== build 34 ==
==> flow/design.v <==
module ALU(
	input[31:0] SrcA,
	input[31:0] SrcB,
	input[3:0] ALUOp,
	output reg[31:0] ALUResult,
	output reg[3:0] ALUFlags
	);
	always @ (*)
	begin
		ALUFlags = 4'b0000;
		if(SrcA == SrcB)
			ALUFlags[2] = 1'b1;
		case(ALUOp)
			4'b0010:
			begin
				ALUResult = SrcA - SrcB;
			end
			4'b0100:
			begin
				ALUResult = SrcA + SrcB;
			end
			4'b1010:
			begin
				ALUResult = SrcA - SrcB;
			end
			4'b1101:
			begin
				ALUResult = SrcB;
			end
			default:
			begin
				ALUResult = 32'h00000000;
			end
		endcase
	end
endmodule
module Extend(  
	input[23:0] in,
	input[1:0] ImmSrc,
	output reg[31:0] ExtImm
	);
	integer i;
	always @ (*)
	begin
		case(ImmSrc  )
		  2'b00:
		begin
			ExtImm[7:0] = in[7:0];
			for(i=8; i<32; i=i+1)
				ExtImm[i] = in[7];
		end
		  2'b01:
		begin
			ExtImm[11:0] = in[11:0];
			for(i=12; i<32; i=i+1)
				ExtImm[i] = 'b0;
		end
		  2'b10:
		begin
			ExtImm[1:0] = 2'b00;
			ExtImm[25:2] = in[23:0];
			for(i=26; i<32; i=i+1)
				ExtImm[i] = in[23];
		end
		default:
			ExtImm = 'h00000000;
		endcase
	end
endmodule
module RegisterFile(
	input clk, 
	input reset, 
	input we,
	input[1:0] RegSrc,
	input[3:0] addr1,
	input[3:0] addr2,
	input[3:0] addr3,
	input[3:0] waddr,
	input[31:0] wdata,
	input[31:0] pcin,
	output reg[31:0] data1,
	output reg[31:0] data2,
	output reg[31:0] data3,
	output[31:0] pcout
	);
	reg[31:0] registers[15:0];
	integer idx;
	assign pcout = registers[15];
	always @ (posedge clk)
	begin
		if (reset)
		begin
			for(idx=0; idx<=15; idx=idx+1) begin
				registers[idx] <= 'h00000000;
			end
		end
		else  
		begin
			if(  we)
			begin
				if(RegSrc[0] != 1'b1)
					registers[waddr] <= wdata;
				else
					registers[14] <= registers[15] + 'd4;
			end
			if(  waddr != 4'b1111 || RegSrc[0] == 1'b1 || we == 1'b0)
				registers[15] <= pcin;
		end
	end
	always @ (*)
	begin
		begin
			if(  addr1 == 15)
			begin
				data1 = registers[15] + 32'd8;
			end
			else
			begin
				data1 = registers[addr1];
			end
			if(  addr2 == 15)
			begin
				data2 = registers[15] + 32'd8;
			end
			else
			begin
				if (  RegSrc[1] == 1'b0)
					data2 = registers[addr2];
				else
					data2 = registers[waddr];
			end
			if(  addr3 == 15)
			begin
				data3 = registers[15] + 32'd8;
			end
			else
			begin
				data3 = registers[addr3];
			end
		end
	end
endmodule
module Decoder (
	input[1:0] op,
	input[5:0] funct,
	output reg MemtoReg,
	output reg ALUSrc,
	output reg[1:0] ImmSrc,
	output reg[1:0] RegSrc,
	output reg[3:0] ALUOp,
	output reg Svalue
	);
	always @(*)
	begin
		case (op)
			2'b00:
			begin
				MemtoReg = 1'b0;
				ALUOp = funct[4:1];
				Svalue = funct[0];
				if(funct[5] == 1'b1)
				begin
					ALUSrc = 1'b1;
					ImmSrc = 2'b00;  
					RegSrc = 2'b00;
				end
				else
				begin
					ALUSrc = 1'b0;
					ImmSrc = 2'b00;
					RegSrc = 2'b00;
				end
			end
			2'b01:
			begin
				MemtoReg = 1'b1;
				ALUOp = (funct[3] == 1'b1) ? 4'b0100 : 4'b0010;
				Svalue = 1'b0;
				if(funct[5] == 1'b0)
				begin
					ALUSrc = 1'b1;
					ImmSrc = 2'b01;
					RegSrc = 2'b00;
				end
				else 
				begin
					ALUSrc = 1'b0;
					ImmSrc = 2'b01;
					RegSrc = 2'b00;				
				end
			end
			2'b10:
			begin
				MemtoReg = 1'b0;
				ALUOp = 4'b0100;
				Svalue = 1'b0;
				ALUSrc = 1'b1;
				ImmSrc = 2'b10;
				RegSrc = 2'b01;
			end
			default:
			begin
				MemtoReg = 1'b0;
				ALUOp = 4'b0000;
				Svalue = 1'b0;
				ALUSrc = 1'b0;
				ImmSrc = 2'b00;
				RegSrc = 2'b00;
			end
		endcase
	end
endmodule
module ConditionalLogic (
	input clk,
	input reset,
	input[1:0] op,
	input[5:0] funct,
	input[3:0] cond,
	input[3:0] ALUFlags,
	output reg PCSrc,
	output reg RegWrite,
	output reg MemWrite
	);
	reg condEx;
	reg Zero;
	always @(posedge clk)
	begin
		if (reset)
			Zero <= 1'b0;
		else if (op == 2'b00 && funct[4:1] == 4'b1010 && condEx == 1'b1)
			Zero <= ALUFlags[2];
	end
	always @(*)
	begin
		case(cond)
			4'b0000: condEx = (Zero == 1'b1) ? 1'b1 : 1'b0;
			4'b0001: condEx = (Zero == 1'b0) ? 1'b1 : 1'b0;
			default: condEx = 1'b1;
		endcase
	end
	always @(*)
	begin
		case(op)
			2'b00: 
			begin
				PCSrc = 1'b0;
				MemWrite = 1'b0;
				if(condEx == 1'b1)
					RegWrite = (funct[4:1] == 4'b0010 || funct[4:1] == 4'b0100 || funct[4:1] == 4'b1101) ? 1'b1 : 1'b0;
				else
					RegWrite = 1'b0;
			end
			2'b01:
			begin
				PCSrc = 1'b0;
				if(condEx == 1'b1)
				begin
					MemWrite = ~funct[0];
					RegWrite = funct[0];
				end
				else
				begin
					MemWrite = 1'b0;
					RegWrite = 1'b0;
				end
			end
			2'b10:
			begin
				MemWrite = 1'b0;
				if(condEx == 1'b1)
				begin
					PCSrc = 1'b1;
					RegWrite = (funct[4] == 1'b1) ? 1'b1 : 1'b0;
				end
				else
				begin
					PCSrc = 1'b0;
					RegWrite = 1'b0;
				end
			end
			default:
			begin
				PCSrc = 1'b0;
				MemWrite = 1'b0;
				RegWrite = 1'b0;
			end
		endcase
	end
endmodule
module ControlUnit(
	input clk,
	input reset,
	input[3:0] ALUFlags,
	input[3:0] cond,
	input[1:0] op,
	input[5:0] funct,
	output[3:0] ALUOp,
	output[1:0] ImmSrc,
	output[1:0] RegSrc,
	output PCSrc,
	output RegWrite,
	output MemWrite,
	output MemtoReg,
	output ALUSrc,
	output Svalue
	);
	Decoder _decoder(
		.op			(op),
		.funct		(funct),
		.MemtoReg	(MemtoReg),
		.ALUSrc		(ALUSrc),
		.ImmSrc		(ImmSrc),
		.RegSrc		(RegSrc),
		.ALUOp 		(ALUOp),
		.Svalue		(Svalue));
	ConditionalLogic _conditional(
		.clk		(clk),
		.reset		(reset),
		.op			(op),
		.funct		(funct),
		.cond		(cond),
		.ALUFlags	(ALUFlags),
		.PCSrc		(PCSrc),
		.RegWrite	(RegWrite),
		.MemWrite	(MemWrite));
endmodule
module ARMProcessor(
	input clk,
	input reset,
	output[31:0] pc,
	input[31:0] inst,
	input nIRQ,
	output[3:0] be,
	output[31:0] memaddr,
	output memwrite,
	output memread,
	output[31:0] writedata,
	input[31:0] readdata
	);
	assign pc = pctmp;
	assign be = 4'b1111;  
	wire[3:0] ReadAddr1, ReadAddr2, WriteAddr;
	wire[31:0] ReadData1, ReadData2, ReadData3;
	wire[31:0] Result, ExtImm, SrcB, ALUResult, PCPlus4, PCBranch, pctmp;
	wire[3:0] ALUOp, ALUFlags;
	wire[1:0] RegSrc, ImmSrc;
	wire PCSrc, RegWrite, MemWrite, MemtoReg, ALUSrc, Svalue;
	wire[31:0] NextPC;
	assign ReadAddr1 = inst[19:16];
	assign ReadAddr2 = inst[3:0];
	assign WriteAddr = inst[15:12];
	assign memaddr = ALUResult;
	assign memwrite = MemWrite;
	assign memread = 'b1;
	assign writedata = ReadData3;
	assign SrcB = (ALUSrc == 1'b0) ? ReadData2 : ExtImm;
	assign Result = (MemtoReg == 1'b0) ? ALUResult : readdata;
	assign PCPlus4 = pctmp + 32'd4;
	assign PCBranch = pctmp + ExtImm + 32'd8;
	assign NextPC = (PCSrc == 1'b0) ? PCPlus4 : PCBranch;
	ControlUnit _ControlUnit(
			.clk(clk),
			.reset(reset),
			.ALUFlags(ALUFlags), 
			.cond(inst[31:28]), 
			.op(inst[27:26]), 
			.funct(inst[25:20]), 
			.ALUOp(ALUOp), 
			.ImmSrc(ImmSrc), 
			.RegSrc(RegSrc),  
			.PCSrc(PCSrc), 
			.RegWrite(RegWrite), 
			.MemWrite(MemWrite), 
			.MemtoReg(MemtoReg), 
			.ALUSrc(ALUSrc), 
			.Svalue(Svalue)
	);
	RegisterFile _RegisterFile( 
			.clk(clk), 
			.reset(reset), 
			.we(RegWrite), 
			.RegSrc(RegSrc), 
			.addr1(ReadAddr1), 
			.addr2(ReadAddr2), 
			.addr3(WriteAddr),
			.waddr(WriteAddr), 
			.wdata(Result), 
			.pcin(NextPC), 
			.data1(ReadData1), 
			.data2(ReadData2), 
			.data3(ReadData3), 
			.pcout(pctmp)
	);
	Extend _Extend( 
		.in(inst[23:0]), 
		.ImmSrc(ImmSrc), 
		.ExtImm(ExtImm) 
	);
	ALU _ALU( 
		.SrcA(ReadData1), 
		.SrcB(SrcB), 
		.ALUOp(ALUOp), 
		.ALUFlags(ALUFlags), 
		.ALUResult(ALUResult) 
	); 
endmodule
clock: 7.74 ns
lec_check: 0
cap_margin: 20
core_margin: 2
core_utilization: 71
cts_cluster_diameter: 193
hold_slack_margin: -0.05
max_routing_layer: met4
setup_slack_margin: 2.29
slew_margin: 20
run.sh (not shown) runs the stock make flow with config.mk's settings and CLKGATE_MAP_FILE=.
Build 34 failed in 5_1_grt with GRT-0232.
[inputs] build 12 vs build 34
Settings: changing SETUP_SLACK_MARGIN from 2.29 to -0.33; changing CORE_UTILIZATION from 71 to 66; changing CTS_CLUSTER_DIAMETER from 193 to 42; setting CTS_CLUSTER_SIZE to 41 for the first time; removing HOLD_SLACK_MARGIN (formerly -0.05); changing the clock period (ns, I/O delays scaled along) from 7.74 to 6.14.
Build 12 did not run to completion, as it errored out during 5_1_grt.
Summary of build 12 over build 34: effective utilization at floorplan fell by 4.9 points, number of instances in the placed design rose by 254.
The weighted congestion reported at the end of routability-driven placement was comparable across build 12 and build 34.
Build 34 -> build 12: count of instantiated cells in the yosys netlist delta 0, exact match
Edits applied to the flow inputs when going from build 12 to build 17:
Settings: SETUP_SLACK_MARGIN: -0.33 -> 1.14; CTS_CLUSTER_SIZE: 41 -> unset; MAX_ROUTING_LAYER: met4 -> unset; CORE_UTILIZATION: 66 -> 46; CTS_CLUSTER_DIAMETER: 42 -> unset; the clock period (ns, I/O delays scaled along): 6.14 -> 4.42.
### Flow results
Layout checks on build 17: not met. Flow itself completed; violations: setup timing. Floorplan die height in build 17 vs build 12: up 19%. Build 17 reports a lower post-CTS repair timing setup buffer count than build 12 does. On detailed placer's ending HPWL, build 12 beats build 17. Total placed cells including tap cells in build 17 vs build 12: up 15%. Going from build 12 to build 17, the horizontal die dimension was found to have gone up by about 20%. Build 17 vs. build 12: area of the core region rose 26000 um^2; proportion of synthesized chip area in sequential cells about even; placement-stage worst setup slack fell 1.11 ns; number of CTS-inserted buffers rose 3. Build 12 -> build 17: die outline area increased by more than a quarter.
Input-level comparison between build 15 and build 17:
Settings: swapping 46 for 72 in CORE_UTILIZATION; putting PLACE_DENSITY at 0.35 where nothing was set; putting CTS_CLUSTER_SIZE at 74 where nothing was set; swapping 1.14 for 1.12 in SETUP_SLACK_MARGIN; putting ABC_AREA at 1 where nothing was set; swapping 4.42 for 4.34 in the clock period (ns, I/O delays scaled along).
Results
Flow for build 15 halted at 4_1_cts, error code DPL-0038. Against build 17, build 15 reports a fraction of the yosys area taken by sequential cells that is lower. Build 15 vs. build 17: number of cell instances after yosys synthesis moved up, post-synthesis share of cell area spent on and, or, nand and nor gates moved up.
--- input diff build 15..build 73 ---
Settings: CORE_UTILIZATION: 72 -> 40; PLACE_DENSITY: 0.35 -> unset; CTS_CLUSTER_DIAMETER: unset -> 97; CTS_CLUSTER_SIZE: 74 -> unset; ABC_AREA: 1 -> unset; SETUP_SLACK_MARGIN: 1.12 -> unset; MAX_ROUTING_LAYER: unset -> met4; the clock period (ns, I/O delays scaled along): 4.34 -> 9.0.
The final layout from build 73, which completed every stage, passed the timing, DRC and antenna checks at the end of the flow. Against build 15 as the reference, build 73 delivers a lower number of instances in the synthesized netlist. Detailed placer's ending HPWL (build 73 over build 15): decrease, about 40%. Area of the synthesized netlist per yosys stat came out lower on build 73 than on build 15.
[inputs] build 37 vs build 73
Settings: setting SETUP_SLACK_MARGIN to 2.5 for the first time; removing MAX_ROUTING_LAYER (formerly met4); removing CTS_CLUSTER_DIAMETER (formerly 97); changing CORE_UTILIZATION from 40 to 53; changing the clock period (ns, I/O delays scaled along) from 9.0 to 7.95.
==> comparison <==
Both conditions hold for build 37: the flow ran to the end and the final layout passed the timing, DRC and antenna checks.
Build 73 → build 37: count of placed standard cells in the final layout, fillers left out +53, post-route clock period utilization fell by 0.71 points, overall die area lost about 24%, first-pass GRT wire length went up by 8.6%.
As far as area after synthesis goes, build 73 and build 37 are indistinguishable; the numbers are identical.
Total routing resource utilization after global routing | build 37 above build 73
